`flow/run.sh`:
```
#!/bin/bash
# the make line also repeats each setting of config.mk as NAME=value (left out here)
make -C /OpenROAD-flow-scripts/flow DESIGN_CONFIG=/design/flow/config.mk WORK_HOME=/design/flow/orfs CLKGATE_MAP_FILE= finish
```
`flow/config.mk`:
```
export PLATFORM = sky130hd
export DESIGN_NAME = ArbTop
export DESIGN_NICKNAME = ArbTop
export VERILOG_FILES = /design/flow/design.v
export SDC_FILE = /design/flow/constraint.sdc
export NUM_CORES = 4
export LEC_CHECK = 0
export CAP_MARGIN = 40
export CORE_MARGIN = 2
export CORE_UTILIZATION = 72
export CTS_CLUSTER_SIZE = 18
export SETUP_SLACK_MARGIN = -0.26
export SLEW_MARGIN = 20
```
`flow/constraint.sdc`:
```
create_clock -name core_clock -period 2.74 [get_ports {CLK}]
set_input_delay 0.5480 -clock core_clock [delete_from_list [all_inputs] [get_ports {CLK}]]
set_output_delay 0.5480 -clock core_clock [all_outputs]
set_load 0.01 [all_outputs]
```
`flow/design.v`:
```
module RstGen(
    input           clk,
    input           asrst_n,
    output wire     srst_n
);
reg  asrst_n_d1, asrst_n_d2;
always @(posedge clk or negedge asrst_n) begin
    if (!asrst_n) begin
        asrst_n_d1 <= 1'b0;
        asrst_n_d2 <= 1'b0;
    end
    else begin
        asrst_n_d1 <= asrst_n;
        asrst_n_d2 <= asrst_n_d1;
    end
end
assign srst_n = asrst_n_d2;
endmodule
module RoundRobinArbiter(
    input wire clk,
    input wire asrst,            
    input wire en,
    input wire [2:0] req_vld,
    output reg [2:0] o_grant
);
reg [2:0] last_grant;            
always @(*) begin
    if (en)
        case (last_grant)
            'b001: begin
                if      (req_vld[1]) o_grant = 3'b010;
                else if (req_vld[2]) o_grant = 3'b100;
                else if (req_vld[0]) o_grant = 3'b001;
                else                 o_grant = 3'b000;
            end
            'b010: begin
                if      (req_vld[2]) o_grant = 3'b100;
                else if (req_vld[0]) o_grant = 3'b001;
                else if (req_vld[1]) o_grant = 3'b010;
                else                 o_grant = 3'b000;
            end
            'b100: begin
                if      (req_vld[0]) o_grant = 3'b001;
                else if (req_vld[1]) o_grant = 3'b010;
                else if (req_vld[2]) o_grant = 3'b100;
                else                 o_grant = 3'b000;
            end
            default: o_grant <= 3'b000;
        endcase
    else
        o_grant <= 3'b000;
end
always @(posedge clk or posedge asrst) begin
    if (asrst) last_grant <= 'b100;
    else if (en && (| req_vld)) begin
        last_grant <= o_grant;
    end
end
endmodule
module SyncFIFO #(
    parameter DEPTH = 192,
    parameter WIDTH = 8
)(
    input                           clk,
    input                           asrst,   
    input                           wren,    
    input           [WIDTH-1:0]     wrdata,  
    output   wire                   full,    
    input                           rden,    
    output   reg    [WIDTH-1:0]     rddata,  
    output   wire                   empty    
);
localparam ADDR_WIDTH = $clog2(DEPTH);       
reg  [WIDTH-1:0] mem [0:DEPTH-1];            
reg  [ADDR_WIDTH-1:0] wrptr;                 
reg  [ADDR_WIDTH-1:0] rdptr;
reg  [ADDR_WIDTH:0] cnt;                     
always @(posedge clk or posedge asrst) begin
    if (asrst) begin
        rdptr  <= 'd0;
        rddata <= 'd0;
    end 
    else if (rden && !empty) begin
        rddata <= mem[rdptr];
        if (rdptr < DEPTH - 1) 
            rdptr <= rdptr + 'd1;
        else rdptr <= 'd0;
    end
end
always @(posedge clk or posedge asrst) begin
    if (asrst) begin
        wrptr <= 'd0;
    end 
    else if (wren && !full) begin
        mem[wrptr] <= wrdata;
        if (wrptr < DEPTH - 1) 
            wrptr <= wrptr + 'd1;
        else wrptr <= 'd0;
    end
end
always @(posedge clk or posedge asrst) begin
    if (asrst) 
        cnt <= 'd0;
    else if ((wren && !full) && !(rden && !empty))
        cnt <= cnt + 'd1;
    else if (!(wren && !full) && (rden && !empty))
        cnt <= cnt - 'd1;
end
assign full = (cnt == DEPTH);
assign empty = (cnt == 0);
endmodule
module SyncFIFO_Bypass #(
    parameter   DEPTH = 8,
    parameter   WIDTH = 64
)(
    input                       CLK,
    input                       Reset,       
    input                       i_WrEn,      
    input       [WIDTH-1:0]     i_WrData,    
    output wire                 o_Valid,     
    output wire [WIDTH-1:0]     o_Data,
    input                       i_Grant,
    output wire                 o_Grant
);
wire                    fifo_wren, fifo_rden;
wire                    fifo_empty;
wire  [WIDTH-1:0]       fifo_wrdata, fifo_rddata;
reg   [WIDTH-1:0]       i_WrData_reg;        
reg                     i_Grant_reg;         
reg                     fifo_empty_reg;      
always @(posedge CLK) begin
    i_WrData_reg <= i_WrData;
    i_Grant_reg  <= i_Grant;
    fifo_empty_reg <= fifo_empty;
end
assign o_Valid = i_Grant_reg;
assign fifo_wren = (i_WrEn && i_Grant && fifo_empty) ? 0 : i_WrEn;
assign fifo_wrdata = i_WrData;
assign fifo_rden = i_Grant;
assign o_Grant = fifo_empty ? i_WrEn : 1;
assign o_Data  = (i_Grant_reg && fifo_empty_reg) ? i_WrData_reg : fifo_rddata;
SyncFIFO #(
    .DEPTH      ( DEPTH         ),
    .WIDTH      ( WIDTH         )
)u_SyncFIFO(
    .clk        ( CLK           ),
    .asrst      ( Reset         ),
    .wren       ( fifo_wren     ),
    .wrdata     ( fifo_wrdata   ),
    .full       (               ),
    .rden       ( fifo_rden     ),
    .rddata     ( fifo_rddata   ),
    .empty      ( fifo_empty    )
);
endmodule
module PassC #(
    parameter WIDTH = 8
)(
    input                       CLK,
    input                       Reset,       
    input                       i_WrEn,      
    input       [WIDTH-1:0]     i_WrData,    
    output reg                  o_Valid,     
    output reg  [WIDTH-1:0]     o_Data,
    input                       i_Grant,
    output wire                 o_Grant
);
assign o_Grant = i_WrEn;
always @(posedge CLK or posedge Reset) begin
    if (Reset)
        o_Valid <= 'd0;
    else
        o_Valid <= i_Grant;
end
always @(posedge CLK or posedge Reset) begin
    if (Reset)
        o_Data  <= 'd0;
    else if (i_Grant)
        o_Data  <= i_WrData;
end
endmodule
module ArbTop #(
    parameter   FIFO_DEPTH = 8,
    parameter   WIDTH = 64
)(
    input                       CLK,
    input                       ASynReset_N,
    input                       i_DataValid_A, i_DataValid_B, i_DataValid_C,
    input       [WIDTH-1:0]     i_DataIn_A,    i_DataIn_B,    i_DataIn_C,
    input                       i_DataGrant_D,
    output wire                 o_DataValid_D,
    output wire [WIDTH-1:0]     o_DataOut_D,
    output wire                 o_DataGrant_A, o_DataGrant_B, o_DataGrant_C
);
wire                SynReset_N;
wire  [2:0]         arb_req, arb_grant;
wire                PassA_DataVld, PassB_DataVld, PassC_DataVld;
wire  [WIDTH-1:0]   PassA_Data,    PassB_Data,    PassC_Data;
assign {o_DataGrant_C, o_DataGrant_B, o_DataGrant_A} = arb_grant;
assign o_DataValid_D = (PassA_DataVld || PassB_DataVld || PassC_DataVld);
assign o_DataOut_D = PassA_DataVld ? PassA_Data :
                     PassB_DataVld ? PassB_Data :
                     PassC_DataVld ? PassC_Data :
                     0;
RstGen u_RstGen(
    .clk        ( CLK           ),
    .asrst_n    ( ASynReset_N   ),
    .srst_n     ( SynReset_N    )
);
RoundRobinArbiter u_RoundRobinArbiter(
    .clk        ( CLK           ),
    .asrst      ( ~SynReset_N   ),
    .en         ( i_DataGrant_D ),
    .req_vld    ( arb_req       ),
    .o_grant    ( arb_grant     )
);
SyncFIFO_Bypass #(
    .DEPTH      ( FIFO_DEPTH    ),
    .WIDTH      ( WIDTH         )
) u_PassA (
    .CLK        ( CLK           ),
    .Reset      ( ~SynReset_N   ),
    .i_Grant    ( arb_grant[0]  ),
    .i_WrEn     ( i_DataValid_A ),
    .i_WrData   ( i_DataIn_A    ),
    .o_Grant    ( arb_req[0]    ),
    .o_Valid    ( PassA_DataVld ),
    .o_Data     ( PassA_Data    )
);
SyncFIFO_Bypass #(
    .DEPTH      ( FIFO_DEPTH    ),
    .WIDTH      ( WIDTH         )
) u_PassB (
    .CLK        ( CLK           ),
    .Reset      ( ~SynReset_N   ),
    .i_Grant    ( arb_grant[1]  ),
    .i_WrEn     ( i_DataValid_B ),
    .i_WrData   ( i_DataIn_B    ),
    .o_Grant    ( arb_req[1]    ),
    .o_Valid    ( PassB_DataVld ),
    .o_Data     ( PassB_Data    )
);
PassC #(
    .WIDTH      ( WIDTH         )
)u_PassC (
    .CLK        ( CLK           ),
    .Reset      ( ~SynReset_N   ),
    .i_Grant    ( arb_grant[2]  ),
    .i_WrEn     ( i_DataValid_C ),
    .i_WrData   ( i_DataIn_C    ),
    .o_Grant    ( arb_req[2]    ),
    .o_Valid    ( PassC_DataVld ),
    .o_Data     ( PassC_Data    )
);
endmodule
```
==> summary.txt, run 1 <==
Notes on the flow outputs.

- The post-detailed-placement cell area reads 0.0579 sq mm.
- The deepest clock path buffer count is 3.
- The wire length per cell after detailed routing reads 32.6 um.
- The global routing report lists combined usage of all routing layers as 39.7%.
- Per the OpenROAD floorplan log, the height of the die is 272 um.
- Ranked by total cell area, the synthesized netlist is headed by sky130_fd_sc_hd__edfxtp_1 59%, sky130_fd_sc_hd__dfrtp_1 10%, sky130_fd_sc_hd__mux2_2 7.5%, sky130_fd_sc_hd__dfxtp_1 5.1%, sky130_fd_sc_hd__a22o_1 1.8%.
- Looking at the critical path, the single cell with the biggest stage delay is sky130_fd_sc_hd__or4_4.
- The buffer-and-inverter tally for the worst setup path reads 1.
- The combinational group power reads 5.43 mW.
- The depth of the worst hold-timing path is 0.
- The flow ran to the end, but the layout failed its checks.
- The number of synthesized flops with an enable pin is 1024.
- The worst-case hold slack is 0.370 ns.
- The post-route clock skew reads 0.0261 ns.
- The worst hold path begins at u_RstGen.asrst_n_d1.
- The cell area after technology mapping reads 0.0519 sq mm.
- The initial cell density of the core is 72.7%.
- For this block, the initial DRC count from the detailed router was 4802.
- The final-stage net count is 3686.
- The flow reports an fmax of 328 MHz.
- The finished layout holds 4529 standard cells, fillers aside.
- Sequential cells consume a total of 24.7 mW.
- Per the gpl log, the routability congestion estimate is 0.947.
- The multi-input combinational cells in the finished layout cover a total of 0.0132 sq mm.
- The global-route wire length before repair reads 215000 um.
- The most common cell in the netlist is sky130_fd_sc_hd__edfxtp_1.
- TritonCTS built the clock tree.
- Once placement completed, the tool counted placed cells totaling 4247.
- The clock network is responsible for 37.6% of the overall power.
- The area overhead of the layout relative to synthesis reads 22.2%.
- The clock latency reported for the late side of the worst-skew pair reads 0.74 ns.
- Per the synthesis report, the AND-OR/OR-AND share of the synthesized area is 10.5%.
- The wire length recorded after detailed routing is 148000 um.
- The row count reads 98.
- The count of TritonRoute iterations in the first routing pass reads 6.
- The fill cell total of the finished layout is 2692.
- The launch point of the critical path reads u_PassB.u_SyncFIFO.cnt[2].
- The final route contains 32514 vias.
- The initial antenna violation count is 21.
- The global route total overflow reads 0.
- The critical path capture point type reads an output port.
- Entering global routing, the biggest net connects 133 pins.
- The analysis attributes to net switching a power of 11.5 mW.
- The OpenROAD warning count reads 50.
- The die area reads 0.0742 sq mm.
- Yosys reports that the most numerous cell types are 1024 x sky130_fd_sc_hd__edfxtp_1, 346 x sky130_fd_sc_hd__mux2_2, 217 x sky130_fd_sc_hd__dfrtp_1.
- Net switching is 23.8% of the power.
- The data arrival time of the critical path reads 2.50 ns.
- The path length in cells of the critical path is 5.
- Summed over all instances, the cell type with the most area after synthesis is sky130_fd_sc_hd__edfxtp_1.
- The count of unresolved DRC violations after routing reads 0.
- The max-slew violation count reads 0.
- The worst supply voltage drop on vdd is 0.716 mV.
- For this run, the slowest stage of the critical path takes 0.55 ns.
- The cell sequence reported for the critical path is or4_4 -> or3_4 -> a21oi_2 -> and2_4 -> buf_6.
- Per the post-synthesis stats, the area per cell is 17.3 sq um.
- The routed via count divided by cell count reads 7.18.
- The post-synthesis share of cell area spent on and, or, nand and nor gates reads 1.85%.
- The register area is 0.0389 sq mm.
- The internal power contribution reads 36.8 mW.
- The proportion of synthesized flip-flops having asynchronous set or reset is 15.9%.
- The H-tree generated during clock tree synthesis spans 4 levels.
- The highest-power group reads registers.
- The yosys stat chip area is 0.0519 sq mm.
- In this run the count of I/O pins placed on the die edge is 266.
- The CTS sink count reads 1374.
- The largest non-sequential cell family by area is AND-OR/OR-AND gates.
- Setup repair after global routing could not meet its margin everywhere.
- The die is 272 um wide.
- The pre-CTS setup slack is -0.749 ns.
- The standby leakage power is 23.2 nW.
- The layout checks failed on setup timing.
- For reference, full adder, half adder and majority cells occupy 0.753% of the area reported after synthesis.
- The post-synthesis xor/xnor area fraction is 0.169%.
- In the placement report, post-DP HPWL is listed as 84300 um.
- The final-report hold violation count is 0.
- For reference, the mux area share after synthesis is 9.81%.
- The hold path endpoint is u_RstGen.asrst_n_d2.
- The synthesized netlist was found by Yosys to have 2997 cells.
- The number of synthesized register bits reads 1374.
- The core utilization of the finished layout reads 88.8%.
- The classification of the worst-slack hold path reads flop to flop.
- The share of the Yosys chip area taken by registers is 74.9%.
- The number of nets with antenna violations after detailed routing is 0.
- The number of global-route vias before repair reads 33119.
- After layout, the minimum clock period comes to 3.05 ns.
- The clock transition time at the flip-flop clock pins of the worst setup and hold paths is 0.06 ns.
- The total negative setup slack is -82.96 ns.
- The cell class contributing the biggest share of worst-path delay reads simple AND/OR/NAND/NOR gates.
- The power in the clock group is 18.2 mW.
- The port buffer count is 265.
- The logic gate share of total power is 11.2%.
- The remaining max-slew budget at the tightest pin reads 39.5%.
- For this design the ratio of total power to cell area is 763 mW/mm^2.
- The part of the power in registers reads 51.1%.
- The last timing report of the flow puts the setup violation total at 791.
- In the Yosys stats the netlist draws on 65 distinct library cells.
- The end of the worst register-to-register path is u_PassB.u_SyncFIFO.mem[5][61].
- When the netlist entered floorplanning its net count stood at 3225.
- CTS added clock buffers totalling 135.
- The internal reg-to-reg setup slack reads -0.17 ns.
- The beginning of the worst register-to-register path reads u_RoundRobinArbiter.last_grant[2].
- The max capacitance violation total reads 0.
- The slew at the pin closest to its max-slew limit is 0.908 ns.
- The most frequently used flop master after synthesis is sky130_fd_sc_hd__edfxtp_1.
- The clock root buffer master is sky130_fd_sc_hd__clkbuf_16.
- The final setup slack of the worst path reads -0.309 ns.
- STA classifies the critical path startpoint as a flop.
- The worst path required time reads 2.19 ns.
- The worst reg-to-reg path cell count is 8.
- Per the post-synthesis report, the number of cells in the design is 2997.
- The final timing summary puts the cycle share of the worst path at 111%.
- The category of the most critical setup path reads flop to output port.
- The yosys warning tally is 6.
- The portion of synthesized cell area occupied by the leading cell type reads 59.3%.
- The capture point of the worst path reads o_DataGrant_A.
- The report shows a maximum critical-path fanout of 3.
- The cell area after layout is 0.0634 sq mm.
- The completed layout was analyzed and its total power is 48.3 mW.
- The area of the core is 0.0714 sq mm.
==> what timing repair did <==
item | 4_1_cts | 5_1_grt
buffers inserted | 13 | 20
pin swaps | 24 | 20
endpoints found under the hold margin | 2 | 0
gates resized | 326 | 71
setup endpoints to repair | 68 | 57
hold buffers | 1 | 0
gates cloned | 5 | 1
==> cell type report <==
class | instances | share of cell area (%)
Inverter | 40 | 0.237
Timing Repair Buffer | 526 | 8.87
Sequential cell | 1374 | 61.4
Clock inverter | 47 | 0.729
Antenna cell | 9 | 0.0355
Clock buffer | 202 | 6.07
Multi-Input combinational cell | 1381 | 20.8
Tap cell | 950 | 1.88
==> metal layers <==
| layer | track usage (%) | part of all wire (%) |
|---|---|---|
| met3 | 9.64 | 12 |
| met5 | 0 | 0.11 |
| met2 | 62.4 | 48 |
| met4 | 16.8 | 4.1 |
| met1 | 54.2 | 36 |
==> run 2: changes to the inputs <==
Settings changed: ABC_AREA set to 1, CAP_MARGIN 40 to 25, CORE_MARGIN 2 to 3, CORE_UTILIZATION 72 to 43, CTS_CLUSTER_SIZE 18 to 36, GPL_TIMING_DRIVEN set to 0, PLACE_DENSITY_LB_ADDON set to 0.2, SETUP_SLACK_MARGIN -0.26 to 0.19, SLEW_MARGIN 20 to 0, TNS_END_PERCENT set to 90.
Clock period 2.74 ns to 4.93 ns, I/O delays scaled along.
==> run 2 against run 1 <==
  * The run now finishes clean
  * Hold slack lost 0.17 ns
  * Area after synthesis is 1.9% higher
  * Setup slack gained 0.66 ns
  * Clock power is about 40% lower
  * Critical endpoint is now o_DataOut_D[1]
==> summary.txt, run 2 <==
Notes on the flow outputs.

- The flow ran to the end and the layout has no timing, DRC or antenna violations.
- Per the synth stats, the flop cell with the highest instance count is sky130_fd_sc_hd__edfxtp_1.
- The number of synthesized flops with an enable pin is 1024 (unchanged).
- The number of cells upsized or downsized after cts is 7 (-98%).
- The power per cell area was 436 mW/mm^2 (-43%).
- The logic gate share of total power is 10.2% (-1.0 points).
- The quantity of hold-fixing buffers added after cts is 0 (-1).
- The number of nets produced by synthesis reads 4665 (+45%).
- The standby leakage power reads 24.1 nW (+4.1%).
- The final cycle utilization of the critical path reads 92.9% (-18 points).
- The area overhead of the layout relative to synthesis is 20.2%.
- The post-synthesis share of cell area spent on and, or, nand and nor gates is 16.3% (+14 points).
- The fill cell total of the finished layout is 10268 (+280%).
- The total via count after detailed routing came to 35677 (+9.7%).
- The maximum number of pins on one net before global-route repair is 57 (-57%).
- The cell type with the highest occurrence count on the critical path reads sky130_fd_sc_hd__clkbuf_2.
- The tally of unique sky130hd cells used after synthesis reads 36 (-45%).
- The initial cell density of the core reads 43.7% (-29 points).
- The global route total overflow is 0 (unchanged).
- The remaining max-slew budget at the tightest pin reads 19.9% (-20 points).
- For reference, the top logic cell family by area is simple AND/OR/NAND/NOR gates.
- The clock transition time at the flip-flop clock pins of the worst setup and hold paths is 0.06 ns (about the same).
- The final weighted congestion of routability-driven global placement reads 0.843 (-11%).
- The port buffer count is 265 (unchanged).
- The CTS sink count reads 1374 (unchanged).
- The post-CTS setup-driven buffer insertion count reads 0 (-13).
- The highest-power group reads registers.
- The level count of the clock H-tree came to 4 (unchanged).
- The switching power summed over all nets reads 6.90 mW (-40%).
- The final-report setup violation count was 0 (-100%).
- Counting I/O delays and the setup requirement, the final critical path takes 4.58 ns.
- The end of the worst register-to-register path reads u_PassA.u_SyncFIFO.rddata[46].
- Walking the worst path, the cells encountered are buf_2 -> clkbuf_2 -> clkbuf_2 -> o21ai_0 -> a32oi_1 -> clkdlybuf4s50_1.
- The capture point of the worst path reads o_DataOut_D[1].
- The final-report hold violation count reads 0 (unchanged).
- The fraction of synthesized area in multiplexers is 0% (-9.8 points).
- The OpenROAD warning count reads 43 (-14%).
- The count of unresolved DRC violations after routing was 0 (unchanged).
- The yosys stat chip area reads 0.0528 sq mm (+1.9%).
- The portion of total power attributed to the clock network is 39.8% (+2.2 points).
- Per STA, the worst path accumulates the most delay in the family buffers and inverters.
- The first-iteration detailed-routing DRC count came to 3928 (-18%).
- The internal reg-to-reg setup slack is 0.63 ns (+0.80 ns).
- The aoi/oai-family share of the synthesized area reads 5.76% (-4.7 points).
- The average footprint of a synthesized cell is 11.9 sq um (-31%).
- The max-slew violation count is 0 (unchanged).
- Counting instances in the post-synthesis netlist gives the leading cell types as 1355 x sky130_fd_sc_hd__nand2_1, 1024 x sky130_fd_sc_hd__edfxtp_1, 364 x sky130_fd_sc_hd__nand3_1.
- The number of global-route vias before repair is 34502 (+4.2%).
- The worst setup path is captured at an output port.
- The count of TritonRoute iterations in the first routing pass is 9 (+3).
- The number of synthesized register bits reads 1374 (unchanged).
- The final-stage net count reads 5131 (+39%).
- The post-route clock skew reads 0.0309 ns (+0.00479 ns).
- Ranked by total cell area, the synthesized netlist is headed by sky130_fd_sc_hd__edfxtp_1 58%, sky130_fd_sc_hd__dfrtp_1 10%, sky130_fd_sc_hd__nand2_1 9.6%, sky130_fd_sc_hd__dfxtp_1 5.0%, sky130_fd_sc_hd__nand3_1 3.4%.
- The fraction of power spent switching nets is 24.9% (+1.1 points).
- For this run, the top clock speed supported by timing is 218 MHz.
- The row count came to 127 (+30%).
- The launch point of the critical path is u_PassB.fifo_empty_reg.
- The critical-path cell with the highest stage delay is sky130_fd_sc_hd__clkdlybuf4s50_1.
- Setup repair after global routing left no endpoint under its margin.
- The routed via count divided by cell count is 5.36 (-25%).
- The initial antenna violation count is 22 (+4.8%).
- The sum of net half-perimeters after detailed placement is 111000 um (+32%).
- The classification of the worst-slack hold path is flop to async pin.
- The wire length per cell after detailed routing reads 24.0 um (-26%).
- The clock latency reported for the late side of the worst-skew pair reads 0.76 ns (+0.02 ns).
- The cell area after technology mapping was 0.0528 sq mm (+1.9%).
- The TritonCTS clock tree is done.
- The power in the clock group reads 11.0 mW (-40%).
- The tree is rooted in a sky130_fd_sc_hd__clkbuf_16.
- The worst path required time is 3.94 ns (+1.75 ns).
- The total power after layout reads 27.7 mW (-43%).
- The deepest clock path buffer count came to 3 (unchanged).
- The worst reg-to-reg path cell count is 13 (+5).
- The post-detailed-placement cell area reads 0.0585 sq mm (+1.1%).
- The most area-hungry cell type in the Yosys netlist reads sky130_fd_sc_hd__edfxtp_1.
- The kind of start point of the critical path reads a flop.
- The share of synthesized area occupied by flip-flops and latches reads 73.5% (-1.4 points).
- The die height was 356 um (+31%).
- The instance tally after logic synthesis came to 4437 (+48%).
- Among all cell types in the netlist, the one instantiated most often is sky130_fd_sc_hd__nand2_1.
- The worst supply voltage drop on vdd is 0.361 mV (-50%).
- The post-synthesis xor/xnor area fraction was 0.133% (-0.036 points).
- The largest fanout on the critical path reads 10 (+7).
- The global-route wire length before repair came to 231000 um (+7.7%).
- The area of the core is 0.121 sq mm (+69%).
- The combinational group power is 2.83 mW (-48%).
- The width of the die reads 356 um (+31%).
- The path length in cells of the critical path is 6 (+1).
- The max capacitance violation total reads 0 (unchanged).
- The part of the power in registers reads 50.0% (-1.1 points).
- The launch point of the worst register-to-register path is recorded as u_PassA.u_SyncFIFO.rdptr[2].
- The top-level I/O count reads 266 (unchanged).
- The final routed wirelength across all metal layers reads 160000 um (+8.2%).
- The portion of synthesized cell area occupied by the leading cell type is 58.2% (-1.1 points).
- The number of standard cells reported by yosys reads 4437 (+48%).
- The share of synthesized cell area in full adder, half adder and majority cells reads 0.739% (-0.014 points).
- The die area came to 0.127 sq mm (+71%).
- The internal power contribution is 20.8 mW (-44%).
- The category of the most critical setup path reads flop to output port.
- The global routing usage summed across all routing layers was 24.9% (-15 points).
- The peak per-stage delay on the critical path reads 0.64 ns (+0.09 ns).
- The buffer-and-inverter tally for the worst setup path reads 4 (+3).
- The number of nets with antenna violations after detailed routing is 0 (unchanged).
- The slew at the pin closest to its max-slew limit is 1.19 ns (+0.281 ns).
- The data arrival time of the critical path reads 3.59 ns (+1.09 ns).
- The cell area after layout reads 0.0635 sq mm (+0.21%).
- The number of buffers created by CTS is 145 (+7.4%).
- The power attributed to sequential cells is 13.8 mW (-44%).
- The yosys warning tally is 6 (unchanged).
- The proportion of synthesized flip-flops having asynchronous set or reset is 15.9% (unchanged).
==> run 2: area by class of cell <==
class                           instances  area (sq um)  share of cell area (%)
Clock inverter                         68           736                    1.16
Clock buffer                          203          4080                    6.43
Sequential cell                      1374         38900                    61.2
Tap cell                             1612          2020                    3.18
Antenna cell                           11          27.5                  0.0434
Timing Repair Buffer                  319          3600                    5.67
Inverter                              211           792                    1.25
Multi-Input combinational cell       2600         12300                    19.4
Buffer                                252          1060                    1.67
==> run 2: metal layers <==
layer	wire length, um	track usage [%]
met3	13600	5.79
met5	82	0
met1	66600	33.4
met2	74000	39.5
met4	5630	9.42
==> run 2: stage by stage <==
| step | util [%] | setup slack [ns] | hold WS, ns | TNS, ns | instances |
|---|---|---|---|---|---|
| after floorplan | - | 0.145 | 0.331 | 0 | 4437 |
| after global routing | 52.5 | 0.195 | 0.220 | 0 | 6644 |
| after CTS | 52.4 | 0.177 | 0.209 | 0 | 6636 |
| after detailed placement | 48.4 | 0.333 | 0.207 | 0 | 6365 |
| after global placement | 47.6 | -2.90 | 0.340 | -2682.76 | 6314 |
| final | 52.5 | 0.349 | 0.197 | 0 | 6650 |
==> run 3: changes to the inputs <==
Settings changed: CAP_MARGIN 25 to 35, CORE_MARGIN 3 to 2, CORE_UTILIZATION 43 to 72, CTS_CLUSTER_DIAMETER set to 366, CTS_CLUSTER_SIZE 36 to 17, GPL_TIMING_DRIVEN 0 to unset, PLACE_DENSITY set to 0.59, PLACE_DENSITY_LB_ADDON 0.2 to unset, SETUP_SLACK_MARGIN 0.19 to 0.34, SLEW_MARGIN 0 to 15, TNS_END_PERCENT 90 to unset.
Clock period 4.93 ns to 2.74 ns, I/O delays scaled along.
==> run 3 against run 2 <==
  * Largest cell class unchanged
  * Critical path depth rose by 13
  * The layout now fails its checks (setup timing)
  * Hold slack lost 0.14 ns
  * Core utilization is 36 points higher
  * Die size shrank 41%
  * Clock power increased by 23%
  * Highest routed layer unchanged
==> summary.txt, run 3 <==
Notes on the flow outputs.

- The commonest cells after synthesis are 1355 x sky130_fd_sc_hd__nand2_1, 1024 x sky130_fd_sc_hd__edfxtp_1, 364 x sky130_fd_sc_hd__nand3_1.
- The logic gate share of total power reads 16.4% (+6.2 points).
- The final weighted congestion of routability-driven global placement is 0.877 (+4.0%).
- The core utilization of the finished layout reads 88.5% (+36 points).
- The max capacitance violation total came to 0 (unchanged).
- Of the combinational cells, the family taking the most area is simple AND/OR/NAND/NOR gates.
- The worst-case hold slack was 0.0526 ns (-0.144 ns).
- The fill cell total of the finished layout was 3063 (-70%).
- The final cycle utilization of the critical path is 106% (+13 points).
- Per the detail_route log, the uppermost layer with routed signals is met5.
- The portion of synthesized cell area occupied by the leading cell type came to 58.2% (unchanged).
- The total met2 wirelength after detailed routing is 80000 um (+8.1%).
- The worst reg-to-reg path cell count reads 19 (+6).
- The worst path required time came to 3.35 ns (-0.59 ns).
- The power attributed to sequential cells is 25.0 mW (+81%).
- The critical path capture point type is a flop.
- The share of synthesized area occupied by flip-flops and latches was 73.5% (unchanged).
- The launch point of the worst register-to-register path is recorded as u_RoundRobinArbiter.last_grant[1].
- The critical-path cell with the highest stage delay reads sky130_fd_sc_hd__dfrtp_2.
- The final critical-path required period reads 2.90 ns.
- The violated checks flagged are setup timing.
- The end of the worst register-to-register path reads u_PassA.u_SyncFIFO.cnt[3].
- The combinational group power is 7.53 mW (+170%).
- The classification of the worst-slack hold path is input pin to async pin.
- The clock latency reported for the late side of the worst-skew pair reads 0.68 ns (-0.08 ns).
- The row count is 99 (-22%).
- The power in the clock group reads 13.5 mW (+23%).
- The combinational gate area is 0.0129 sq mm (+5.0%).
- The CTS sink count reads 1374 (unchanged).
- The critical path starts at u_RoundRobinArbiter.last_grant[1].
- The tally of unique sky130hd cells used after synthesis is 36 (unchanged).
- The number of synthesized flops with an enable pin reads 1024 (unchanged).
- The count of unresolved DRC violations after routing reads 0 (unchanged).
- TritonCTS built the clock tree.
- The power per cell area reads 714 mW/mm^2 (+64%).
- The final-report setup violation count is 25 (+25).
- The met3 wirelength from detailed routing reads 23500 um (+73%).
- The total power after layout is 46.0 mW (+66%).
- The most area-hungry cell type in the Yosys netlist reads sky130_fd_sc_hd__edfxtp_1.
- STA classifies the critical path startpoint as a flop.
- The proportion of synthesized flip-flops having asynchronous set or reset reads 15.9% (unchanged).
- Between the synthesized netlist and the finished layout, the area growth was recorded as 22.0%.
- The worst supply voltage drop on vdd is 0.720 mV (+99%).
- The fraction of synthesized area in multiplexers is 0% (unchanged).
- The level count of the clock H-tree reads 3 (-1).
- The total negative setup slack reads -0.670 ns (-0.670 ns).
- The global routing usage summed across all routing layers is 42.4% (+18 points).
- The quantity of hold-fixing buffers added after cts reads 0 (unchanged).
- The initial antenna violation count is 16 (-27%).
- The count of TritonRoute iterations in the first routing pass is 8 (-1).
- The fraction of power spent switching nets is 26.5% (+1.6 points).
- The flow ran to the end, but the layout failed its checks.
- By startpoint and endpoint, the worst setup path is classified as flop to flop.
- The area of the core reads 0.0728 sq mm (-40%).
- The first-iteration detailed-routing DRC count reads 6787 (+73%).
- The yosys stat chip area reads 0.0528 sq mm (unchanged).
- The OpenROAD warning count reads 58 (+35%).
- The top-level I/O count is 266 (unchanged).
- The deepest clock path buffer count reads 3 (unchanged).
- The post-synthesis share of cell area spent on and, or, nand and nor gates came to 16.3% (unchanged).
- The number of nets produced by synthesis is 4665 (unchanged).
- The number of global-route vias before repair reads 37767 (+9.5%).
- The wire length per cell after detailed routing came to 28.7 um (+20%).
- The most frequently used flop master after synthesis is sky130_fd_sc_hd__edfxtp_1.
- The highest-power group reads registers.
- The final setup slack of the worst path was -0.159 ns (-0.508 ns).
- The met1 layer wirelength in the final routing is 55100 um (-17%).
- The maximum number of pins on one net before global-route repair reads 153 (+170%).
- The cell area after technology mapping reads 0.0528 sq mm (unchanged).
- The portion of total power attributed to the clock network is 29.3% (-10 points).
- The final-report hold violation count reads 0 (unchanged).
- Among all cell types in the netlist, the one instantiated most often is sky130_fd_sc_hd__nand2_1.
- The number of cells in the design after placement was 5624 (-12%).
- Setup repair after global routing could not meet its margin everywhere.
- The internal power contribution is 33.8 mW (+63%).
- The max-slew violation count is 0 (unchanged).
- The remaining max-slew budget at the tightest pin reads 34.6% (+15 points).
- For reference, the top cells by area after synthesis are sky130_fd_sc_hd__edfxtp_1 58%, sky130_fd_sc_hd__dfrtp_1 10%, sky130_fd_sc_hd__nand2_1 9.6%, sky130_fd_sc_hd__dfxtp_1 5.0%, sky130_fd_sc_hd__nand3_1 3.4%.
- The number of standard cells reported by yosys is 4437 (unchanged).
- The cell class contributing the biggest share of worst-path delay is simple AND/OR/NAND/NOR gates.
- Per STA, the worst path is made up of nor2_4 -> nand2_4 -> nor2_2 -> nand2_2 -> nand3_2 -> nand2_2 -> buf_6 -> nand2_4 -> nand2_4 -> buf_6 -> buf_6 -> ha_4 -> inv_4 -> ha_4 -> a21o_1 -> a21oi_2 -> xor2_1 -> nand2_1 -> nand2_1.
- The path length in cells of the critical path is 19 (+13).
- The number of synthesized register bits is 1374 (unchanged).
- The slew at the pin closest to its max-slew limit is 0.980 ns (-0.209 ns).
- The part of the power in registers reads 54.4% (+4.4 points).
- The data arrival time of the critical path is 3.51 ns (-0.08 ns).
- The average footprint of a synthesized cell reads 11.9 sq um (unchanged).
- The port buffer count reads 265 (unchanged).
- The final-stage net count is 5134 (+0.058%).
- The aoi/oai-family share of the synthesized area is 5.76% (unchanged).
- The buffer-and-inverter tally for the worst setup path is 4 (unchanged).
- The global route total overflow was 0 (unchanged).
- The die area reads 0.0755 sq mm (-41%).
- The largest fanout on the critical path is 4 (-6).
- The clock root buffer master reads sky130_fd_sc_hd__clkbuf_16.
- The switching power summed over all nets reads 12.2 mW (+77%).
- The total via count after detailed routing reads 39987 (+12%).
- The initial cell density of the core is 72.5% (+29 points).
- The die height reads 275 um (-23%).
- The sum of net half-perimeters after detailed placement is 91500 um (-18%).
- The share of synthesized cell area in full adder, half adder and majority cells is 0.739% (unchanged).
- The standby leakage power is 25.1 nW (+4.0%).
- The global-route wire length before repair is 233000 um (+0.79%).
- The yosys warning tally is 6 (unchanged).
- The number of nets with antenna violations after detailed routing is 0 (unchanged).
- The post-route clock skew is 0.0254 ns (-0.00550 ns).
- The instance tally after logic synthesis is 4437 (unchanged).
- The clock transition time at the flip-flop clock pins of the worst setup and hold paths reads 0.08 ns (+0.02 ns).
- The register area reads 0.0389 sq mm (about the same).
- The number of buffers created by CTS reads 90 (-38%).
- The critical path ends at u_PassA.u_SyncFIFO.cnt[3].
- The internal reg-to-reg setup slack is -0.16 ns (-0.79 ns).
- The final routed wirelength across all metal layers is 171000 um (+7.0%).
- The routed via count divided by cell count is 6.71 (+25%).
- The width of the die reads 275 um (-23%).
- The final cell count without fillers reads 5955 (-10%).
- The upper clock frequency limit is 345 MHz.
- The peak per-stage delay on the critical path reads 0.46 ns (-0.18 ns).
- The post-synthesis xor/xnor area fraction came to 0.133% (unchanged).
-- run 3: routing by layer --
layer	vias to the layer above	track usage [%]
li1	16384	-
met1	19082	54.9
met2	3707	67.8
met3	800	9.79
met4	14	22.8
met5	-	0
-- run 3: area by class of cell --
type	count	share of cell area, %
antenna	12	0.0466
clock buffer	169	4.19
clock inverter	1	0.00777
inverter	211	1.26
multi-input combinational	2600	20.1
sequential	1374	60.3
tap	959	1.86
timing repair buffer	629	12.2
-- run 3: per-stage QoR --
step / worst slack, ns / instance area, sq um
global route: -0.220 / 64400
global placement: -0.0828 / 58500
floorplan: -1.71 / 52900
finish: -0.159 / 64400
CTS: 0.000330 / 62800
detailed placement: -0.134 / 58600
-- run 3: repair_timing --
item                       CTS  global route
pin swaps                   82            67
hold endpoints to repair     0             0
cloned                      24            33
buffers inserted            62            30
resized                    452           143
setup endpoints to repair  600          1229
==> run 4: changes to the inputs <==
Settings changed: ABC_AREA 1 to unset, CAP_MARGIN 35 to 20, CORE_UTILIZATION 72 to 16, CTS_CLUSTER_DIAMETER 366 to unset, CTS_CLUSTER_SIZE 17 to unset, PLACE_DENSITY 0.59 to unset, SETUP_SLACK_MARGIN 0.34 to unset, SLEW_MARGIN 15 to 20.
Clock period 2.74 ns to 6.98 ns, I/O delays scaled along.
==> run 4 against run 3 <==
  * The run now finishes clean
  * Hold slack gained 0.21 ns
  * Clock skew grew 0.022 ns
  * First-iteration DRC count down 61%
  * Count of clock-buffer cells in the layout increased by 23
  * Critical endpoint is now o_DataOut_D[62]
  * Largest power group unchanged
  * Highest routed layer unchanged
==> summary.txt, run 4 <==
Notes on the flow outputs.

- The clock transition time at the flip-flop clock pins of the worst setup and hold paths is 0.07 ns (about the same).
- The worst path required time is 5.58 ns (+2.23 ns).
- The worst supply voltage drop on vdd reads 0.187 mV (-74%).
- The final-stage net count was 3498 (-32%).
- The global routing usage summed across all routing layers reads 9.85% (-33 points).
- The internal power contribution was 14.4 mW (-58%).
- The category of the most critical setup path is flop to output port.
- The yosys stat chip area reads 0.0519 sq mm (-1.8%).
- The sum of net half-perimeters after detailed placement was 111000 um (+21%).
- The max-slew violation count reads 0 (unchanged).
- After synthesis, the most frequently instantiated cells are 1024 x sky130_fd_sc_hd__edfxtp_1, 346 x sky130_fd_sc_hd__mux2_2, 217 x sky130_fd_sc_hd__dfrtp_1.
- The fraction of synthesized area in multiplexers is 9.81% (+9.8 points).
- The post-route clock skew reads 0.0470 ns (+0.0215 ns).
- The max capacitance violation total is 0 (unchanged).
- The port buffer count is 265 (unchanged).
- The aoi/oai-family share of the synthesized area came to 10.5% (+4.7 points).
- The final-report hold violation count reads 0 (unchanged).
- The post-detailed-placement cell area is 0.0599 sq mm (+2.3%).
- The final weighted congestion of routability-driven global placement is 0.744 (-15%).
- The proportion of synthesized flip-flops having asynchronous set or reset is 15.9% (unchanged).
- The data arrival time of the critical path was 3.98 ns (+0.47 ns).
- The routed via count divided by cell count reads 3.77 (-44%).
- The classification of the worst-slack hold path reads flop to async pin.
- The number of standard cells reported by yosys was 2997 (-32%).
- The maximum number of pins on one net before global-route repair reads 69 (-55%).
- The wire length per cell after detailed routing is 21.7 um (-25%).
- The level count of the clock H-tree came to 4 (+1).
- The number of nets produced by synthesis came to 3225 (-31%).
- In the synthesized netlist the dominant register cell turns out to be sky130_fd_sc_hd__edfxtp_1.
- The power per cell area is 293 mW/mm^2 (-59%).
- The final cycle utilization of the critical path is 77.0% (-29 points).
- For this design, the slowest cell found on the critical path is sky130_fd_sc_hd__buf_4.
- The highest-power group is registers.
- The number of global-route vias before repair reads 29282 (-22%).
- The fill cell total of the finished layout is 34258 (+1000%).
- The clock latency reported for the late side of the worst-skew pair came to 0.79 ns (+0.11 ns).
- The core utilization of the finished layout came to 20.0% (-68 points).
- The end of the worst register-to-register path is u_PassB.u_SyncFIFO.cnt[3].
- The power attributed to sequential cells reads 9.75 mW (-61%).
- The quantity of hold-fixing buffers added after cts was 0 (unchanged).
- The internal reg-to-reg setup slack is 2.90 ns (+3.06 ns).
- The combinational group power reads 1.55 mW (-79%).
- The share of synthesized cell area in full adder, half adder and majority cells reads 0.753% (+0.014 points).
- The width of the die came to 573 um (+110%).
- The share of synthesized area occupied by flip-flops and latches reads 74.9% (+1.4 points).
- The largest non-sequential cell family by area is AND-OR/OR-AND gates.
- The average footprint of a synthesized cell is 17.3 sq um (+45%).
- The tally of unique sky130hd cells used after synthesis is 65 (+81%).
- The peak per-stage delay on the critical path reads 0.72 ns (+0.26 ns).
- The logic gate share of total power reads 8.2% (-8.2 points).
- The count of TritonRoute iterations in the first routing pass is 6 (-2).
- The TritonCTS clock tree is done.
- The die height reads 573 um (+110%).
- The final-report setup violation count is 0 (-100%).
- The standby leakage power reads 21.7 nW (-14%).
- The buffer-and-inverter tally for the worst setup path is 3 (-1).
- The cell type with the highest occurrence count on the critical path is sky130_fd_sc_hd__buf_4.
- The initial cell density of the core is 16.0% (-56 points).
- The cell area after technology mapping was 0.0519 sq mm (-1.8%).
- For reference, the critical path is captured by o_DataOut_D[62].
- The largest fanout on the critical path is 60 (+56).
- The total via count after detailed routing is 29123 (-27%).
- The most common cell in the netlist is sky130_fd_sc_hd__edfxtp_1.
- The die area came to 0.329 sq mm (+340%).
- The count of unresolved DRC violations after routing is 0 (unchanged).
- The post-synthesis share of cell area spent on and, or, nand and nor gates reads 1.85% (-14 points).
- The number of synthesized flops with an enable pin reads 1024 (unchanged).
- The CTS sink count was 1374 (unchanged).
- The total power after layout came to 18.9 mW (-59%).
- The synthesis report lists the most area-consuming cells as sky130_fd_sc_hd__edfxtp_1 59%, sky130_fd_sc_hd__dfrtp_1 10%, sky130_fd_sc_hd__mux2_2 7.5%, sky130_fd_sc_hd__dfxtp_1 5.1%, sky130_fd_sc_hd__a22o_1 1.8%.
- The global-route wire length before repair is 232000 um (-0.63%).
- In this design, the largest share of critical-path delay is due to buffers and inverters.
- The launch point of the critical path is u_PassA.i_Grant_reg.
- The yosys warning tally is 6 (unchanged).
- The first-iteration detailed-routing DRC count is 2650 (-61%).
- The flow ran to the end and the layout has no timing, DRC or antenna violations.
- The path length in cells of the critical path was 5 (-14).
- The fraction of power spent switching nets is 24.1% (-2.4 points).
- The post-synthesis xor/xnor area fraction is 0.169% (+0.036 points).
- The kind of start point of the critical path reads a flop.
- The number of buffers created by CTS reads 141 (+57%).
- Traced cell by cell, the critical path runs through buf_4 -> buf_4 -> a311oi_2 -> a21oi_1 -> clkdlybuf4s50_1.
- Derived from the worst setup path, the maximum achievable clock frequency is 186 MHz.
- The number of nets with antenna violations after detailed routing was 0 (unchanged).
- The area overhead of the layout relative to synthesis reads 24.6%.
- The part of the power in registers came to 51.5% (-2.9 points).
- The most area-hungry cell type in the Yosys netlist is sky130_fd_sc_hd__edfxtp_1.
- The number of synthesized register bits reads 1374 (unchanged).
- The remaining max-slew budget at the tightest pin reads 22.9% (-12 points).
- The instance tally after logic synthesis is 2997 (-32%).
- The power in the clock group is 7.62 mW (-44%).
- The row count reads 209 (+110%).
- The worst reg-to-reg path cell count was 11 (-8).
- The area of the core is 0.323 sq mm (+340%).
- Counting I/O delays and the setup requirement, the final critical path takes 5.37 ns.
- The final routed wirelength across all metal layers was 167000 um (-2.1%).
- The portion of total power attributed to the clock network reads 40.3% (+11 points).
- The post-CTS setup-driven buffer insertion count reads 0 (-100%).
- The slew at the pin closest to its max-slew limit is 1.16 ns (+0.177 ns).
- The initial antenna violation count was 92 (+76).
- The OpenROAD warning count was 42 (-28%).
- The top-level I/O count was 266 (unchanged).
- In this run the critical register-to-register path is launched from u_PassA.u_SyncFIFO.cnt[3].
- The number of cells upsized or downsized after cts reads 0 (-100%).
- The deepest clock path buffer count reads 3 (unchanged).
- The clock root buffer master is sky130_fd_sc_hd__clkbuf_16.
- The portion of synthesized cell area occupied by the leading cell type was 59.3% (+1.1 points).
- The global route total overflow reads 0 (unchanged).
- The cell area after layout reads 0.0646 sq mm (+0.28%).
- Setup repair after global routing left no endpoint under its margin.
- The critical path capture point type is an output port.
- The switching power summed over all nets came to 4.56 mW (-63%).
[run 4: per-stage QoR]
| stage | hold slack (ns) | TNS [ns] | setup WS [ns] | cells |
|---|---|---|---|---|
| 2_1_floorplan | 0.331 | -233.71 | -0.661 | 2997 |
| 3_3_place_gp | 0.278 | 0 | 1.69 | 7452 |
| 3_5_place_dp | 0.278 | 0 | 1.76 | 7452 |
| 4_1_cts | 0.285 | 0 | 1.47 | 7713 |
| 5_1_grt | 0.310 | 0 | 1.49 | 7718 |
| 6_report | 0.267 | 0 | 1.61 | 7724 |
[run 4: metal layers]
metal | track usage [%] | vias to the layer above | wire, um
met5 | 0 | - | 224
met2 | 17.2 | 1017 | 84700
li1 | - | 12669 | -
met1 | 11.9 | 15102 | 67700
met4 | 3.04 | 36 | 4410
met3 | 2.25 | 299 | 10400
[run 4: area by class of cell]
cell class              count  area (sq um)  area share, %
diodes                     11          27.5         0.0426
clock buffers             192          3910           6.06
clock inverters            69           757           1.17
inverters                  40           150          0.232
multi-input cells        1381         12300           19.0
flip-flops and latches   1374         38900           60.2
well taps                4325          5410           8.38
repair buffers            332          3200           4.96
==> run 5: changes to the inputs <==
Settings changed: CORE_UTILIZATION 16 to 70, CTS_CLUSTER_SIZE set to 45, SETUP_SLACK_MARGIN set to 0.79.
Clock period 6.98 ns to 2.91 ns, I/O delays scaled along.
==> run 5 against run 4 <==
  * Area after synthesis stayed put
  * Flip-flop count stayed put
  * Critical path depth is 2 higher
  * Wire length is 3.9% higher
  * First-iteration DRC count is 140% higher
  * Sequential power is 140% higher
  * Die size is 77% lower
  * Cell count is 39% lower
  * Via count is 22% higher
  * The layout now fails its checks (setup timing)
==> summary.txt, run 5 <==
Notes on the flow outputs.

- The fraction of synthesized area in multiplexers was 9.81% (unchanged).
- The width of the die reads 276 um (-52%).
- The kind of start point of the critical path is a flop.
- The final-stage net count reads 3871 (+11%).
- The initial antenna violation count is 14 (-85%).
- The number of standard cells reported by yosys was 2997 (unchanged).
- The final weighted congestion of routability-driven global placement was 0.930 (+25%).
- The cell class contributing the biggest share of worst-path delay is buffers and inverters.
- The deepest clock path buffer count is 3 (unchanged).
- The clock latency reported for the late side of the worst-skew pair is 0.75 ns (-0.04 ns).
- The die height is 276 um (-52%).
- The slew at the pin closest to its max-slew limit reads 0.807 ns (-0.350 ns).
- The worst register-to-register path begins at u_PassA.u_SyncFIFO.cnt[0].
- The peak per-stage delay on the critical path was 0.39 ns (-0.33 ns).
- The worst supply voltage drop on vdd reads 0.855 mV (+360%).
- The number of synthesized flops with an enable pin reads 1024 (unchanged).
- The largest fanout on the critical path is 7 (-88%).
- The clock transition time at the flip-flop clock pins of the worst setup and hold paths reads 0.06 ns (about the same).
- Setup repair after global routing could not meet its margin everywhere.
- The launch point of the critical path is u_PassB.fifo_empty_reg.
- The critical-path cell with the highest stage delay reads sky130_fd_sc_hd__dfxtp_4.
- The aoi/oai-family share of the synthesized area reads 10.5% (unchanged).
- The worst-case hold slack is 0.0195 ns (-0.248 ns).
- The instance tally after logic synthesis is 2997 (unchanged).
- The most frequently used flop master after synthesis reads sky130_fd_sc_hd__edfxtp_1.
- The initial cell density of the core reads 70.8% (+55 points).
- The share of synthesized cell area in full adder, half adder and majority cells is 0.753% (unchanged).
- The level count of the clock H-tree reads 4 (unchanged).
- The number of synthesized register bits is 1374 (unchanged).
- The total via count after detailed routing reads 35446 (+22%).
- The total negative setup slack reads -16.73 ns (-16.73 ns).
- The count of unresolved DRC violations after routing came to 0 (unchanged).
- The most common cell in the netlist is sky130_fd_sc_hd__edfxtp_1.
- The final setup slack of the worst path is -0.265 ns (-1.87 ns).
- The post-detailed-placement cell area reads 0.0577 sq mm (-3.7%).
- The yosys warning tally reads 6 (unchanged).
- The buffer-and-inverter tally for the worst setup path is 4 (+1).
- The count of TritonRoute iterations in the first routing pass reads 9 (+3).
- By area the synthesized netlist is led by sky130_fd_sc_hd__edfxtp_1 59%, sky130_fd_sc_hd__dfrtp_1 10%, sky130_fd_sc_hd__mux2_2 7.5%, sky130_fd_sc_hd__dfxtp_1 5.1%, sky130_fd_sc_hd__a22o_1 1.8%.
- The global route total overflow was 0 (unchanged).
- The fraction of power spent switching nets reads 25.5% (+1.4 points).
- The CTS sink count reads 1374 (unchanged).
- The flow ran to the end, but the layout failed its checks.
- The row count is 99 (-53%).
- The critical path goes through buf_12 -> buf_16 -> buf_12 -> mux2_4 -> a221oi_2 -> a21oi_1 -> buf_2.
- The OpenROAD warning count reads 46 (+9.5%).
- The global-route wire length before repair was 215000 um (-7.1%).
- The highest-power group is registers.
- The tally of unique sky130hd cells used after synthesis is 65 (unchanged).
- The top-level I/O count was 266 (unchanged).
- The yosys stat chip area reads 0.0519 sq mm (unchanged).
- The max capacitance violation total reads 0 (unchanged).
- The final cycle utilization of the critical path reads 109% (+32 points).
- The worst setup path is captured at an output port.
- The post-route clock skew reads 0.0316 ns (-0.0154 ns).
- The sum of net half-perimeters after detailed placement reads 83900 um (-24%).
- The violated checks flagged are setup timing.
- The final-report hold violation count is 0 (unchanged).
- The cell area after layout reads 0.0671 sq mm (+3.8%).
- The max-slew violation count came to 0 (unchanged).
- Yosys shows that the main logic family after synthesis is AND-OR/OR-AND gates.
- The first-iteration detailed-routing DRC count is 6417 (+140%).
- The logic gate share of total power is 14.4% (+6.2 points).
- The number of global-route vias before repair is 32818 (+12%).
- The part of the power in registers is 48.7% (-2.8 points).
- The power attributed to sequential cells was 23.3 mW (+140%).
- The number of nets produced by synthesis reads 3225 (unchanged).
- The TritonCTS clock tree is done.
- The worst path required time was 2.33 ns (-3.25 ns).
- The final-report setup violation count is 234 (+234).
- The upper clock frequency limit is 315 MHz.
- The post-synthesis share of cell area spent on and, or, nand and nor gates was 1.85% (unchanged).
- The cell type with the highest occurrence count on the critical path reads sky130_fd_sc_hd__buf_12.
- The power per cell area reads 715 mW/mm^2 (+140%).
- The worst reg-to-reg path cell count came to 14 (+3).
- The portion of synthesized cell area occupied by the leading cell type is 59.3% (unchanged).
- The final cell count without fillers reads 4727 (-39%).
- The end of the worst register-to-register path is u_PassB.u_SyncFIFO.cnt[3].
- The data arrival time of the critical path was 2.59 ns (-1.39 ns).
- The synthesized design spends more area on one cell type than any other, namely sky130_fd_sc_hd__edfxtp_1.
- The share of synthesized area occupied by flip-flops and latches is 74.9% (unchanged).
- The internal reg-to-reg setup slack reads -0.21 ns (-3.11 ns).
- The combinational group power came to 6.90 mW (+350%).
- The proportion of synthesized flip-flops having asynchronous set or reset is 15.9% (unchanged).
- The path length in cells of the critical path came to 7 (+2).
- The remaining max-slew budget at the tightest pin is 45.5% (+23 points).
- The number of cells in the design after placement reads 4247 (-43%).
- The post-synthesis xor/xnor area fraction reads 0.169% (unchanged).
- The die area was 0.0763 sq mm (-77%).
- The routed via count divided by cell count is 7.50 (+99%).
- The switching power summed over all nets is 12.2 mW (+170%).
- The clock root buffer master reads sky130_fd_sc_hd__clkbuf_16.
- The portion of total power attributed to the clock network reads 36.9% (-3.4 points).
- The critical path is of the flop to output port type.
- The area overhead of the layout relative to synthesis reads 29.4%.
- The standby leakage power is 24.7 nW (+14%).
- For the finished layout, the period the worst path requires is 3.18 ns.
- The power in the clock group reads 17.7 mW (+130%).
- The final routed wirelength across all metal layers is 174000 um (+3.9%).
- The port buffer count is 265 (unchanged).
- The maximum number of pins on one net before global-route repair is 67 (-2.9%).
- The number of buffers created by CTS is 135 (-4.3%).
- For reference, the top cells by count after synthesis are 1024 x sky130_fd_sc_hd__edfxtp_1, 346 x sky130_fd_sc_hd__mux2_2, 217 x sky130_fd_sc_hd__dfrtp_1.
- For reference, the critical path is captured by o_DataOut_D[60].
- The classification of the worst-slack hold path is input pin to async pin.
- The average footprint of a synthesized cell reads 17.3 sq um (unchanged).
- The area of the core was 0.0732 sq mm (-77%).
- The global routing usage summed across all routing layers is 38.3% (+28 points).
- The quantity of hold-fixing buffers added after cts reads 0 (unchanged).
- The wire length per cell after detailed routing reads 36.8 um (+70%).
- The number of nets with antenna violations after detailed routing came to 0 (unchanged).
- The internal power contribution is 35.7 mW (+150%).
- The pre-CTS setup slack came to -0.618 ns (-2.38 ns).
- The cell area after technology mapping reads 0.0519 sq mm (unchanged).
-- run 5: repair_timing --
action | 4_1_cts | 5_1_grt
buffers inserted | 77 | 70
setup endpoints to repair | 1302 | 1307
resized | 578 | 179
pin swaps | 55 | 72
cloned | 11 | 60
-- run 5: area by class of cell --
type / instances / area (sq um)
Inverter: 40 / 156
Clock inverter: 51 / 489
Tap cell: 959 / 1200
Antenna cell: 10 / 25.0
Multi-Input combinational cell: 1382 / 13900
Clock buffer: 201 / 3930
Sequential cell: 1374 / 38900
Fill cell: 2240 / 6130
Timing Repair Buffer: 710 / 8530
-- run 5: per-stage QoR --
step	power (mW)	utilization [%]
after floorplan	25.5	-
after global placement	27.9	78.8
after detailed placement	28.1	78.8
after CTS	46.0	87.7
after global routing	48.7	91.6
final	47.9	91.6
-- run 5: routing by layer --
| metal | track usage, % | part of all wire, % |
|---|---|---|
| met5 | 0 | 0.044 |
| met4 | 13.9 | 5.7 |
| met3 | 8.44 | 14 |
| met2 | 60.8 | 47 |
| met1 | 53.2 | 33 |
==> run 6: changes to the inputs <==
Settings changed: ABC_AREA set to 1, CORE_UTILIZATION 70 to 72, CTS_CLUSTER_SIZE 45 to 89, PLACE_DENSITY_LB_ADDON set to 0.2, SETUP_SLACK_MARGIN 0.79 to -0.15, SLEW_MARGIN 20 to 30.
Clock period 2.91 ns to 2.76 ns, I/O delays scaled along.
==> run 6 against run 5 <==
  * Still fails the layout checks on setup timing
  * Wire length down 8.9%
  * Non-clock buffer count down 254
  * Combinational power down 18%
  * Highest routed layer unchanged
==> summary.txt, run 6 <==
Notes on the flow outputs.

- The area of the core is 0.0728 sq mm (-0.51%).
- The final critical-path required period reads 2.97 ns.
- After synthesis, the most frequently instantiated cells are 1355 x sky130_fd_sc_hd__nand2_1, 1024 x sky130_fd_sc_hd__edfxtp_1, 364 x sky130_fd_sc_hd__nand3_1.
- The clock transition time at the flip-flop clock pins of the worst setup and hold paths is 0.06 ns (about the same).
- The final-report setup violation count is 66 (-72%).
- The path length in cells of the critical path is 7 (unchanged).
- The final-stage net count reads 5006 (+29%).
- The peak per-stage delay on the critical path is 0.35 ns (-0.04 ns).
- The fill cell total of the finished layout is 3084 (+38%).
- The number of global-route vias before repair came to 38971 (+19%).
- Yosys attributes the largest share of cell area to sky130_fd_sc_hd__edfxtp_1 58%, sky130_fd_sc_hd__dfrtp_1 10%, sky130_fd_sc_hd__nand2_1 9.6%, sky130_fd_sc_hd__dfxtp_1 5.0%, sky130_fd_sc_hd__nand3_1 3.4%.
- The final setup slack of the worst path is -0.212 ns (+0.0533 ns).
- The worst supply voltage drop on vdd is 0.628 mV (-26%).
- The global route total overflow is 0 (unchanged).
- The cell area after layout was 0.0626 sq mm (-6.6%).
- The share of synthesized area occupied by flip-flops and latches came to 73.5% (-1.4 points).
- The total via count after detailed routing is 39230 (+11%).
- The post-route clock skew reads 0.0294 ns (-0.00218 ns).
- The clock latency reported for the late side of the worst-skew pair is 0.74 ns (about the same).
- Clock tree synthesis selected as its root buffer the cell sky130_fd_sc_hd__clkbuf_16.
- The checks that failed were setup timing.
- The initial cell density of the core was 72.5% (+1.7 points).
- The portion of synthesized cell area occupied by the leading cell type is 58.2% (-1.1 points).
- The worst path required time was 2.21 ns (-0.12 ns).
- The cell area after technology mapping came to 0.0528 sq mm (+1.9%).
- The cell class contributing the biggest share of worst-path delay is buffers and inverters.
- The slew at the pin closest to its max-slew limit is 1.08 ns (+0.278 ns).
- The share of synthesized cell area in full adder, half adder and majority cells reads 0.739% (-0.014 points).
- The sum of net half-perimeters after detailed placement reads 88200 um (+5.1%).
- The final weighted congestion of routability-driven global placement is 0.913 (-1.8%).
- The number of synthesized flops with an enable pin reads 1024 (unchanged).
- The final cycle utilization of the critical path is 108% (-1.4 points).
- The number of standard cells reported by yosys reads 4437 (+48%).
- On the critical path, the stage with the largest delay is an instance of sky130_fd_sc_hd__dfxtp_2.
- The worst-case hold slack reads 0.348 ns (+0.329 ns).
- The post-synthesis share of cell area spent on and, or, nand and nor gates reads 16.3% (+14 points).
- Setup repair after global routing could not meet its margin everywhere.
- Walking the worst path, the cells encountered are buf_4 -> nor2_4 -> buf_12 -> buf_16 -> a21oi_1 -> a32oi_2 -> clkdlybuf4s15_1.
- The number of buffers created by CTS reads 135 (unchanged).
- The initial antenna violation count reads 13 (-1).
- The internal reg-to-reg setup slack is 0.13 ns (+0.34 ns).
- The total power after layout is 48.9 mW (+2.1%).
- The part of the power in registers is 51.0% (+2.3 points).
- The max-slew violation count reads 0 (unchanged).
- The routed via count divided by cell count was 6.69 (-11%).
- The internal power contribution is 36.5 mW (+2.1%).
- STA classifies the critical path endpoint as an output port.
- The instance tally after logic synthesis is 4437 (+48%).
- The number of nets with antenna violations after detailed routing is 0 (unchanged).
- The yosys warning tally is 6 (unchanged).
- The tally of unique sky130hd cells used after synthesis reads 36 (-45%).
- The post-detailed-placement cell area is 0.0580 sq mm (+0.63%).
- The width of the die came to 275 um (-0.48%).
- Following the worst setup path forward leads to its endpoint at o_DataOut_D[62].
- The max capacitance violation total is 0 (unchanged).
- The fraction of synthesized area in multiplexers was 0% (-9.8 points).
- The hold path endpoint reads u_RstGen.asrst_n_d2.
- The die area was 0.0755 sq mm (-0.95%).
- The post-synthesis xor/xnor area fraction reads 0.133% (-0.036 points).
- The remaining max-slew budget at the tightest pin is 27.7% (-18 points).
- The proportion of synthesized flip-flops having asynchronous set or reset reads 15.9% (unchanged).
- The standby leakage power is 24.4 nW (-1.3%).
- The CTS sink count reads 1374 (unchanged).
- The aoi/oai-family share of the synthesized area reads 5.76% (-4.7 points).
- The most area-hungry cell type in the Yosys netlist reads sky130_fd_sc_hd__edfxtp_1.
- The area overhead of the layout relative to synthesis reads 18.6%.
- The deepest clock path buffer count reads 3 (unchanged).
- The power per cell area is 781 mW/mm^2 (+9.3%).
- The highest-power group reads registers.
- The number of nets produced by synthesis is 4665 (+45%).
- The power attributed to sequential cells is 25.0 mW (+7%).
- The final cell count without fillers came to 5863 (+24%).
- The kind of start point of the critical path reads a flop.
- The port buffer count was 265 (unchanged).
- The global routing usage summed across all routing layers reads 41.6% (+3.3 points).
- The pre-CTS setup slack was -0.159 ns (+0.458 ns).
- The count of TritonRoute iterations in the first routing pass is 10 (+1).
- The portion of total power attributed to the clock network reads 37.5% (+0.6 points).
- The row count reads 99 (unchanged).
- The power in the clock group is 18.3 mW (+3%).
- In this run the most critical hold path is launched from u_RstGen.asrst_n_d1.
- The flow ran to the end, but the layout failed its checks.
- The switching power summed over all nets is 12.5 mW (+2.1%).
- The TritonCTS clock tree reads done.
- The level count of the clock H-tree reads 4 (unchanged).
- The end of the worst register-to-register path reads u_PassB.u_SyncFIFO.rddata[12].
- The wire length per cell after detailed routing reads 27.0 um (-27%).
- The most common cell in the netlist reads sky130_fd_sc_hd__nand2_1.
- The number of synthesized register bits is 1374 (unchanged).
- The data arrival time of the critical path is 2.42 ns (-0.17 ns).
- The beginning of the worst register-to-register path is u_PassB.u_SyncFIFO.rdptr[1].
- The count of unresolved DRC violations after routing reads 0 (unchanged).
- The yosys stat chip area came to 0.0528 sq mm (+1.9%).
- The final routed wirelength across all metal layers was 159000 um (-8.9%).
- The top-level I/O count reads 266 (unchanged).
- The fraction of power spent switching nets reads 25.5% (about the same).
- For reference, the top logic cell family by area is simple AND/OR/NAND/NOR gates.
- The type recorded for the worst min-delay path is flop to flop.
- The depth of the worst hold-timing path is 0.
- Looking at the setup timing report, the critical path kind is flop to output port.
- The number of cells in the design after placement reads 5584 (+31%).
- The first-iteration detailed-routing DRC count is 6438 (+0.33%).
- The maximum number of pins on one net before global-route repair is 153 (+130%).
- The final-report hold violation count reads 0 (unchanged).
- The combinational group power is 5.64 mW (-18%).
- The OpenROAD warning count is 56 (+22%).
- The buffer-and-inverter tally for the worst setup path was 4 (unchanged).
- The logic gate share of total power reads 11.5% (-2.9 points).
- The launch point of the critical path is u_PassB.i_Grant_reg.
- The die height is 275 um (-0.48%).
- Based on the critical path, the design can be clocked at up to 336 MHz.
- The largest fanout on the critical path is 14 (+7).
- The average footprint of a synthesized cell reads 11.9 sq um (-31%).
- The worst reg-to-reg path cell count is 9 (-5).
- The global-route wire length before repair is 230000 um (+7.1%).
- The most frequently used flop master after synthesis reads sky130_fd_sc_hd__edfxtp_1.
-- run 6: repair_timing --
item                                   4_1_cts  5_1_grt
endpoints found under the hold margin        2        0
gates resized                              148      110
buffers inserted                            13        0
pin swaps                                   17        9
hold buffers                                 1        0
setup endpoints to repair                   67       56
cloned                                       1        1
-- run 6: layer usage --
| metal | vias up | track usage (%) | share of wire (%) | routed length (um) |
|---|---|---|---|---|
| li1 | 16139 | - | - | - |
| met3 | 806 | 11.6 | 14 | 21500 |
| met4 | 10 | 24.1 | 6.3 | 10000 |
| met1 | 18716 | 51.8 | 33 | 51600 |
| met2 | 3559 | 66.5 | 48 | 75400 |
| met5 | - | 0 | 0.035 | 56 |
-- run 6: final cells by class --
| cell class | instances | area (sq um) | area share, % |
|---|---|---|---|
| Antenna cell | 11 | 27.5 | 0.0440 |
| Tap cell | 959 | 1200 | 1.92 |
| Inverter | 211 | 797 | 1.27 |
| Clock buffer | 194 | 3850 | 6.15 |
| Timing Repair Buffer | 456 | 4840 | 7.74 |
| Sequential cell | 1374 | 38900 | 62.1 |
| Multi-Input combinational cell | 2600 | 12500 | 20.0 |
| Clock inverter | 58 | 534 | 0.853 |
-- run 6: metrics by stage --
step	TNS (ns)	utilization [%]
floorplan	-1725.86	-
global placement	-31.11	79.7
detailed placement	-66.20	79.7
CTS	-7.48	86.0
global route	-8.28	86.0
finish	-6.68	86.0
No activity file was given, so power comes from the tool's default toggle rates.
